Design gcd, start of the top module:
module gcd (
    input  logic        clk_i,
    input  logic        rst_i,
    input  logic        start_i,
    input  logic [31:0] a_i,
    input  logic [31:0] b_i,
    output logic        busy_o,
    output logic        valid_o,
    output logic [31:0] result_o
);
For scale: about 1,700 cells after synthesis, roughly 110 flip-flops, ~100 I/O pins.
==> flow/config.mk <==
export PLATFORM = sky130hd
export DESIGN_NAME = gcd
export DESIGN_NICKNAME = gcd
export VERILOG_FILES = /design/flow/design.v
export SDC_FILE = /design/flow/constraint.sdc
export NUM_CORES = 4
export LEC_CHECK = 0
export ABC_AREA = 1
export CAP_MARGIN = 35
export CELL_PAD_IN_SITES_DETAIL_PLACEMENT = 2
export CELL_PAD_IN_SITES_GLOBAL_PLACEMENT = 2
export CORE_MARGIN = 8
export CORE_UTILIZATION = 32
export CTS_CLUSTER_SIZE = 76
export MIN_ROUTING_LAYER = met1
export PLACE_DENSITY_LB_ADDON = 0.01
export SLEW_MARGIN = 10
export TNS_END_PERCENT = 60
==> flow/constraint.sdc <==
create_clock -name core_clock -period 2.97 [get_ports {clk_i}]
set_input_delay 0.5940 -clock core_clock [delete_from_list [all_inputs] [get_ports {clk_i}]]
set_output_delay 0.5940 -clock core_clock [all_outputs]
set_load 0.01 [all_outputs]
run.sh (not shown) runs the stock make flow with config.mk's settings and CLKGATE_MAP_FILE=.
The first run produced a layout that fails on negative setup slack.
Change:
==> flow/config.mk (replaced) <==
export PLATFORM = sky130hd
export DESIGN_NAME = gcd
export DESIGN_NICKNAME = gcd
export VERILOG_FILES = /design/flow/design.v
export SDC_FILE = /design/flow/constraint.sdc
export NUM_CORES = 4
export LEC_CHECK = 0
export ABC_AREA = 0
export CAP_MARGIN = 30
export CELL_PAD_IN_SITES_DETAIL_PLACEMENT = 2
export CELL_PAD_IN_SITES_GLOBAL_PLACEMENT = 2
export CORE_ASPECT_RATIO = 1.06
export CORE_MARGIN = 8
export CORE_UTILIZATION = 33
export CTS_CLUSTER_DIAMETER = 248
export CTS_CLUSTER_SIZE = 76
export GPL_ROUTABILITY_DRIVEN = 0
export GPL_TIMING_DRIVEN = 1
export MAX_ROUTING_LAYER = met5
export MIN_ROUTING_LAYER = met1
export PLACE_DENSITY_LB_ADDON = 0.01
export SLEW_MARGIN = 10
export TNS_END_PERCENT = 10
==> flow/constraint.sdc (replaced) <==
create_clock -name core_clock -period 2.89 [get_ports {clk_i}]
set_input_delay 0.5780 -clock core_clock [delete_from_list [all_inputs] [get_ports {clk_i}]]
set_output_delay 0.5780 -clock core_clock [all_outputs]
set_load 0.01 [all_outputs]
Outcome: The changed run completed, yet does not pass: negative setup slack; final area falls by a little under a tenth; clock-buffer cell count falls by 1; setup slack degrades by 1.2 ns.
Change:
==> flow/config.mk (replaced) <==
export PLATFORM = sky130hd
export DESIGN_NAME = gcd
export DESIGN_NICKNAME = gcd
export VERILOG_FILES = /design/flow/design.v
export SDC_FILE = /design/flow/constraint.sdc
export NUM_CORES = 4
export LEC_CHECK = 0
export CAP_MARGIN = 20
export CORE_MARGIN = 2
export CORE_UTILIZATION = 64
export SLEW_MARGIN = 20
==> flow/constraint.sdc (replaced) <==
create_clock -name core_clock -period 4.16 [get_ports {clk_i}]
set_input_delay 0.8320 -clock core_clock [delete_from_list [all_inputs] [get_ports {clk_i}]]
set_output_delay 0.8320 -clock core_clock [all_outputs]
set_load 0.01 [all_outputs]
What happened:
- The new run reached the layout checks and failed them: negative setup slack
- global-route usage increases by 15 points
- routed wire length goes down by a quarter to a third
- worst setup slack gets better by 1.2 ns
- final area came out lower by roughly a tenth
- non-clock buffer count fell by 131
- fmax decreases slightly
- sequential cell count stays the same
- hold slack hardly moves
- via count shrinks slightly
Change:
--- a/flow/config.mk
+++ b/flow/config.mk
@@ -8,4 +8,8 @@
 export CAP_MARGIN = 20
 export CORE_MARGIN = 2
-export CORE_UTILIZATION = 64
+export CORE_UTILIZATION = 72
+export CTS_CLUSTER_DIAMETER = 26
+export CTS_CLUSTER_SIZE = 79
+export PLACE_DENSITY = 0.35
+export SETUP_SLACK_MARGIN = 0.33
 export SLEW_MARGIN = 20
==> flow/constraint.sdc (replaced) <==
create_clock -name core_clock -period 3.96 [get_ports {clk_i}]
set_input_delay 0.7920 -clock core_clock [delete_from_list [all_inputs] [get_ports {clk_i}]]
set_output_delay 0.7920 -clock core_clock [all_outputs]
set_load 0.01 [all_outputs]
What happened:
- With this change the flow did not get past global routing on GRT-0232
- synthesized area does not change
- synthesized cell count does not change
- die size came out lower by about 11%

* * *

## run 1
The RTL this note starts from:
==> flow/design.v <==
module gcd (
    input  logic        clk_i,
    input  logic        rst_i,
    input  logic        start_i,
    input  logic [31:0] a_i,
    input  logic [31:0] b_i,
    output logic        busy_o,
    output logic        valid_o,
    output logic [31:0] result_o
);
    logic [31:0] a, a_nxt;
    logic [31:0] b, b_nxt;
    logic [5:0]  k, k_nxt;           
    logic [31:0] result, result_nxt;
    typedef enum logic [3:0] {
        IDLE       = 4'b0000,
        LOAD       = 4'b0001,
        CHK_ZERO   = 4'b0010,
        FACTOR2    = 4'b0011,
        STRIP_A    = 4'b0100,
        STRIP_B    = 4'b0101,
        CMP        = 4'b0110,
        SUB        = 4'b0111,
        DONE       = 4'b1000
    } state_t;
    state_t state, state_nxt;
    logic a_is_zero, b_is_zero;
    logic both_even, a_even, b_even;
    logic a_gt_b;
    logic b_will_be_zero;           
    assign a_is_zero = (a == 0);
    assign b_is_zero = (b == 0);
    assign both_even = (a[0] == 0) && (b[0] == 0);
    assign a_even    = (a[0] == 0);
    assign b_even    = (b[0] == 0);
    assign a_gt_b    = (a > b);
    logic load_inputs, inc_k, shift_a, shift_b, swap, set_res;
    always_comb begin
        state_nxt   = state;
        load_inputs = 1'b0;
        inc_k       = 1'b0;
        shift_a     = 1'b0;
        shift_b     = 1'b0;
        swap        = 1'b0;
        set_res     = 1'b0;
        a_nxt      = a;
        b_nxt      = b;
        k_nxt      = k;
        result_nxt = result;
        b_will_be_zero = 1'b0;
        case (state)
            IDLE: begin
                if (start_i) begin
                    load_inputs = 1'b1;           
                    state_nxt   = LOAD;
                end
            end
            LOAD: begin
                a_nxt = a_i;                      
                b_nxt = b_i;
                k_nxt = 6'd0;                     
                state_nxt = CHK_ZERO;
            end
            CHK_ZERO: begin
                if (a_is_zero && b_is_zero) begin
                    set_res     = 1'b1;
                    result_nxt  = 32'd0;
                    state_nxt   = DONE;
                end else if (a_is_zero) begin
                    set_res     = 1'b1;
                    result_nxt  = b;
                    state_nxt   = DONE;
                end else if (b_is_zero) begin
                    set_res     = 1'b1;
                    result_nxt  = a;
                    state_nxt   = DONE;
                end else begin
                    state_nxt = FACTOR2;
                end
            end
            FACTOR2: begin
                if (both_even) begin
                    shift_a = 1'b1;
                    shift_b = 1'b1;
                    inc_k   = 1'b1;
                    a_nxt = a >> 1;
                    b_nxt = b >> 1;
                    k_nxt = k + 1'b1;
                    state_nxt = FACTOR2;           
                end else begin
                    state_nxt = STRIP_A;
                end
            end
            STRIP_A: begin
                if (a_even) begin
                    shift_a = 1'b1;
                    a_nxt   = a >> 1;
                    state_nxt = STRIP_A;
                end else begin
                    state_nxt = STRIP_B;
                end
            end
            STRIP_B: begin
                if (b_even) begin
                    shift_b = 1'b1;
                    b_nxt   = b >> 1;
                    state_nxt = STRIP_B;
                end else begin
                    state_nxt = CMP;
                end
            end
            CMP: begin
                if (a_gt_b) begin
                    swap  = 1'b1;
                    a_nxt = b;
                    b_nxt = a;
                end
                state_nxt = SUB;
            end
            SUB: begin
                b_nxt = b - a;                      
                b_will_be_zero = (b_nxt == 0);
                if (b_will_be_zero) begin
                    set_res     = 1'b1;
                    result_nxt  = a << k;         
                    state_nxt   = DONE;
                end else begin
                    state_nxt = STRIP_B;
                end
            end
            DONE: begin
                state_nxt = IDLE;                  
            end
            default: state_nxt = IDLE;            
        endcase
    end
    always_ff @(posedge clk_i or posedge rst_i) begin
        if (rst_i) begin
            a      <= 32'd0;
            b      <= 32'd0;
            k      <= 6'd0;
            result <= 32'd0;
        end else begin
            a      <= a_nxt;
            b      <= b_nxt;
            k      <= k_nxt;
            result <= result_nxt;
        end
    end
    always_ff @(posedge clk_i or posedge rst_i) begin
        if (rst_i)
            state <= IDLE;
        else
            state <= state_nxt;
    end
    always_ff @(posedge clk_i or posedge rst_i) begin
        if (rst_i) begin
            busy_o   <= 1'b0;
            valid_o  <= 1'b0;
            result_o <= 32'd0;
        end else begin
            busy_o   <= (state != IDLE) && (state != DONE);
            valid_o  <= set_res;                
            result_o <= result_nxt;
        end
    end
endmodule
Settings: LEC_CHECK=0, ABC_AREA=1, CAP_MARGIN=20, CELL_PAD_IN_SITES_DETAIL_PLACEMENT=0, CELL_PAD_IN_SITES_GLOBAL_PLACEMENT=3, CORE_MARGIN=10, CORE_UTILIZATION=69, GPL_ROUTABILITY_DRIVEN=0, GPL_TIMING_DRIVEN=0, MAX_ROUTING_LAYER=met4, PLACE_DENSITY=0.6, SETUP_SLACK_MARGIN=0.57, SLEW_MARGIN=40, TNS_END_PERCENT=15; clock period 6.0 ns.
Run 1: it failed during global placement without I/O, and the tool reported GPL-0301.
Here is what was changed in the inputs of run 2 compared with run 1.
==> flow/config.mk <==
export PLATFORM = sky130hd
export DESIGN_NAME = gcd
export DESIGN_NICKNAME = gcd
export VERILOG_FILES = /design/flow/design.v
export SDC_FILE = /design/flow/constraint.sdc
export NUM_CORES = 4
export LEC_CHECK = 0
export CAP_MARGIN = 20
export CORE_MARGIN = 2
export CORE_UTILIZATION = 61
export PLACE_DENSITY = 0.6
export SLEW_MARGIN = 20
==> flow/constraint.sdc <==
create_clock -name core_clock -period 5.02 [get_ports {clk_i}]
set_input_delay 1.0040 -clock core_clock [delete_from_list [all_inputs] [get_ports {clk_i}]]
set_output_delay 1.0040 -clock core_clock [all_outputs]
set_load 0.01 [all_outputs]
Findings:
Chip height for run 2: 13 µm down relative to run 1. Sort run 1 and run 2 by portion of the post-synthesis area used by sequential elements, descending, and run 2 comes first. Relative to run 1, run 2 degrades area of the core. Run 2 vs. run 1: die area now smaller, synthesized instance count now smaller, synthesized area per cell now larger, area of the synthesized netlist per yosys stat now smaller. Run 2: PASS, flow complete, no timing, DRC or antenna violations.
What run 3 does differently from run 2 at the input level:
diff --git a/flow/config.mk b/flow/config.mk
--- a/flow/config.mk
+++ b/flow/config.mk
@@ -9,4 +9,7 @@
 export CORE_MARGIN = 2
-export CORE_UTILIZATION = 61
-export PLACE_DENSITY = 0.6
+export CORE_UTILIZATION = 72
+export CTS_CLUSTER_DIAMETER = 30
+export CTS_CLUSTER_SIZE = 35
+export PLACE_DENSITY_LB_ADDON = 0.28
+export SETUP_SLACK_MARGIN = 0.55
 export SLEW_MARGIN = 20
==> flow/constraint.sdc <==
create_clock -name core_clock -period 4.26 [get_ports {clk_i}]
set_input_delay 0.8520 -clock core_clock [delete_from_list [all_inputs] [get_ports {clk_i}]]
set_output_delay 0.8520 -clock core_clock [all_outputs]
set_load 0.01 [all_outputs]
==> comparison <==
In run 3, the met1 capacity usage during global routing came out 10 points above the value in run 2.
### run 3 -> run 4
diff --git a/flow/config.mk b/flow/config.mk
--- a/flow/config.mk
+++ b/flow/config.mk
@@ -9,7 +9,4 @@
 export CORE_MARGIN = 2
-export CORE_UTILIZATION = 72
-export CTS_CLUSTER_DIAMETER = 30
-export CTS_CLUSTER_SIZE = 35
-export PLACE_DENSITY_LB_ADDON = 0.28
-export SETUP_SLACK_MARGIN = 0.55
+export CORE_UTILIZATION = 40
+export PLACE_DENSITY = 0.6
 export SLEW_MARGIN = 20
==> flow/constraint.sdc <==
create_clock -name core_clock -period 7.39 [get_ports {clk_i}]
set_input_delay 1.4780 -clock core_clock [delete_from_list [all_inputs] [get_ports {clk_i}]]
set_output_delay 1.4780 -clock core_clock [all_outputs]
set_load 0.01 [all_outputs]
==> comparison <==
- Run 4 has fraction of met3 tracks used by global routing below what run 3 had.
- Run 4 against run 3: final setup skew up 0.0059 ns, global-route wire length before repair now smaller, sequential share of layout area higher.
- On sum of routed wire length over all layers, run 4 does better than run 3.
- Number of nets with antenna violations after detailed routing across run 4 and run 3: no real change.
- Run 4 gives less signed area change from the synthesized netlist to the final layout than run 3 did.
- Vias: run 4 below run 3
> inputs changed (run 4 -> run 5)
diff --git a/flow/config.mk b/flow/config.mk
--- a/flow/config.mk
+++ b/flow/config.mk
@@ -7,6 +7,10 @@
 export LEC_CHECK = 0
+export ABC_AREA = 1
 export CAP_MARGIN = 20
+export CELL_PAD_IN_SITES_DETAIL_PLACEMENT = 2
 export CORE_MARGIN = 2
-export CORE_UTILIZATION = 40
+export CORE_UTILIZATION = 37
+export GPL_ROUTABILITY_DRIVEN = 0
 export PLACE_DENSITY = 0.6
 export SLEW_MARGIN = 20
+export TNS_END_PERCENT = 15
==> flow/constraint.sdc <==
create_clock -name core_clock -period 6.0 [get_ports {clk_i}]
set_input_delay 1.2000 -clock core_clock [delete_from_list [all_inputs] [get_ports {clk_i}]]
set_output_delay 1.2000 -clock core_clock [all_outputs]
set_load 0.01 [all_outputs]
[summary]
- Taking run 4 as the reference, in run 5 sequential share of layout area down 2.1 points, design area went up by about 9%.
- Per the comparison of run 5 with run 4, worst hold slack increased 0.018 ns; actual transition at the worst max-transition pin saw a decrease.
- Lower final setup slack of the worst path among run 4 and run 5: run 5
- Re met3 capacity usage during global routing: run 4 and run 5 aren't equal, and the higher value belongs to run 5.
Edits applied to the flow inputs when going from run 5 to run 6:
==> flow/config.mk <==
export PLATFORM = sky130hd
export DESIGN_NAME = gcd
export DESIGN_NICKNAME = gcd
export VERILOG_FILES = /design/flow/design.v
export SDC_FILE = /design/flow/constraint.sdc
export NUM_CORES = 4
export LEC_CHECK = 0
export CAP_MARGIN = 20
export CORE_MARGIN = 2
export CORE_UTILIZATION = 64
export SLEW_MARGIN = 20
==> flow/constraint.sdc <==
create_clock -name core_clock -period 4.26 [get_ports {clk_i}]
set_input_delay 0.8520 -clock core_clock [delete_from_list [all_inputs] [get_ports {clk_i}]]
set_output_delay 0.8520 -clock core_clock [all_outputs]
set_load 0.01 [all_outputs]
Results
For run 6, the worst setup path endpoint was result[11]$_DFFE_PP0P_, unlike run 5, where it was result[30]$_DFFE_PP0P_.
Comparing run 6 and run 5, clock buffer instance count of the final layout is higher on run 6.
Per the comparison of run 6 with run 5, hold-critical path depth shrank by 1, post-synthesis instance total shrank by about 30%.
Nothing crashed in run 6 and all stages finished; the problem is that the final layout failed, the offending checks being setup timing.

* * *

RTL: the design.v shown in full above, as it stands there.
make LEC_CHECK=0 ABC_AREA=0 CAP_MARGIN=30 CELL_PAD_IN_SITES_DETAIL_PLACEMENT=2 CELL_PAD_IN_SITES_GLOBAL_PLACEMENT=2 CORE_ASPECT_RATIO=1.06 CORE_MARGIN=8 CORE_UTILIZATION=33 CTS_CLUSTER_SIZE=76 GPL_TIMING_DRIVEN=1 MAX_ROUTING_LAYER=met5 MIN_ROUTING_LAYER=met1 PLACE_DENSITY_LB_ADDON=0.01 SETUP_SLACK_MARGIN=0.6 SLEW_MARGIN=10 TNS_END_PERCENT=5 finish   # period 2.89 ns
The baseline finished but fails on setup timing.
Then changed:
Settings changed: CAP_MARGIN 30 to 20, CELL_PAD_IN_SITES_DETAIL_PLACEMENT 2 to 0, CELL_PAD_IN_SITES_GLOBAL_PLACEMENT 2 to 0, CORE_ASPECT_RATIO 1.06 to default, CORE_MARGIN 8 to 2, CORE_UTILIZATION 33 to 72, CTS_CLUSTER_DIAMETER from default to 32, GPL_TIMING_DRIVEN 1 to default, MAX_ROUTING_LAYER met5 to default, SETUP_SLACK_MARGIN 0.6 to default, SLEW_MARGIN 10 to 20, TNS_END_PERCENT 5 to 55.
Clock period 2.89 ns to 3.16 ns, I/O delays scaled along.
Result: The changed run died in clock tree synthesis with DPL-0038. Synthesized cell count does not change. Die size goes down by well over a third. Area after synthesis stays the same.
Then changed:
Settings changed: ABC_AREA 0 to default, CELL_PAD_IN_SITES_DETAIL_PLACEMENT 0 to default, CELL_PAD_IN_SITES_GLOBAL_PLACEMENT 0 to default, CTS_CLUSTER_DIAMETER 32 to 26, CTS_CLUSTER_SIZE 76 to default, MIN_ROUTING_LAYER met1 to default, PLACE_DENSITY_LB_ADDON 0.01 to 0.26, TNS_END_PERCENT 55 to default.
Clock period 3.16 ns to 3.96 ns, I/O delays scaled along.
Outcome: Now the flow reached the layout checks and failed them: setup timing; die area does not change; synthesized cell count stays the same; synthesized area stays the same.
Then changed:
Settings changed: CORE_UTILIZATION 72 to 40, CTS_CLUSTER_DIAMETER 26 to default, PLACE_DENSITY from default to 0.6, PLACE_DENSITY_LB_ADDON 0.26 to default.
Clock period 3.96 ns to 5.02 ns, I/O delays scaled along.
Outcome: This time the run ran to the end with no violations; design area goes down by a few percent; flip-flop count does not change; hold slack is worse by 5.0 ps; count of clock-buffer cells in the layout goes down by 1.
Then changed:
Settings changed: ABC_AREA from default to 1, CORE_ASPECT_RATIO from default to 1.98, CTS_CLUSTER_DIAMETER from default to 379, CTS_CLUSTER_SIZE from default to 98, PLACE_DENSITY 0.6 to default, PLACE_DENSITY_LB_ADDON from default to 0.28, TNS_END_PERCENT from default to 10.
Clock period 5.02 ns to 6.0 ns, I/O delays scaled along.
Outcome:
- The changed run went through all stages and came out clean
- setup slack gains 1800 ps
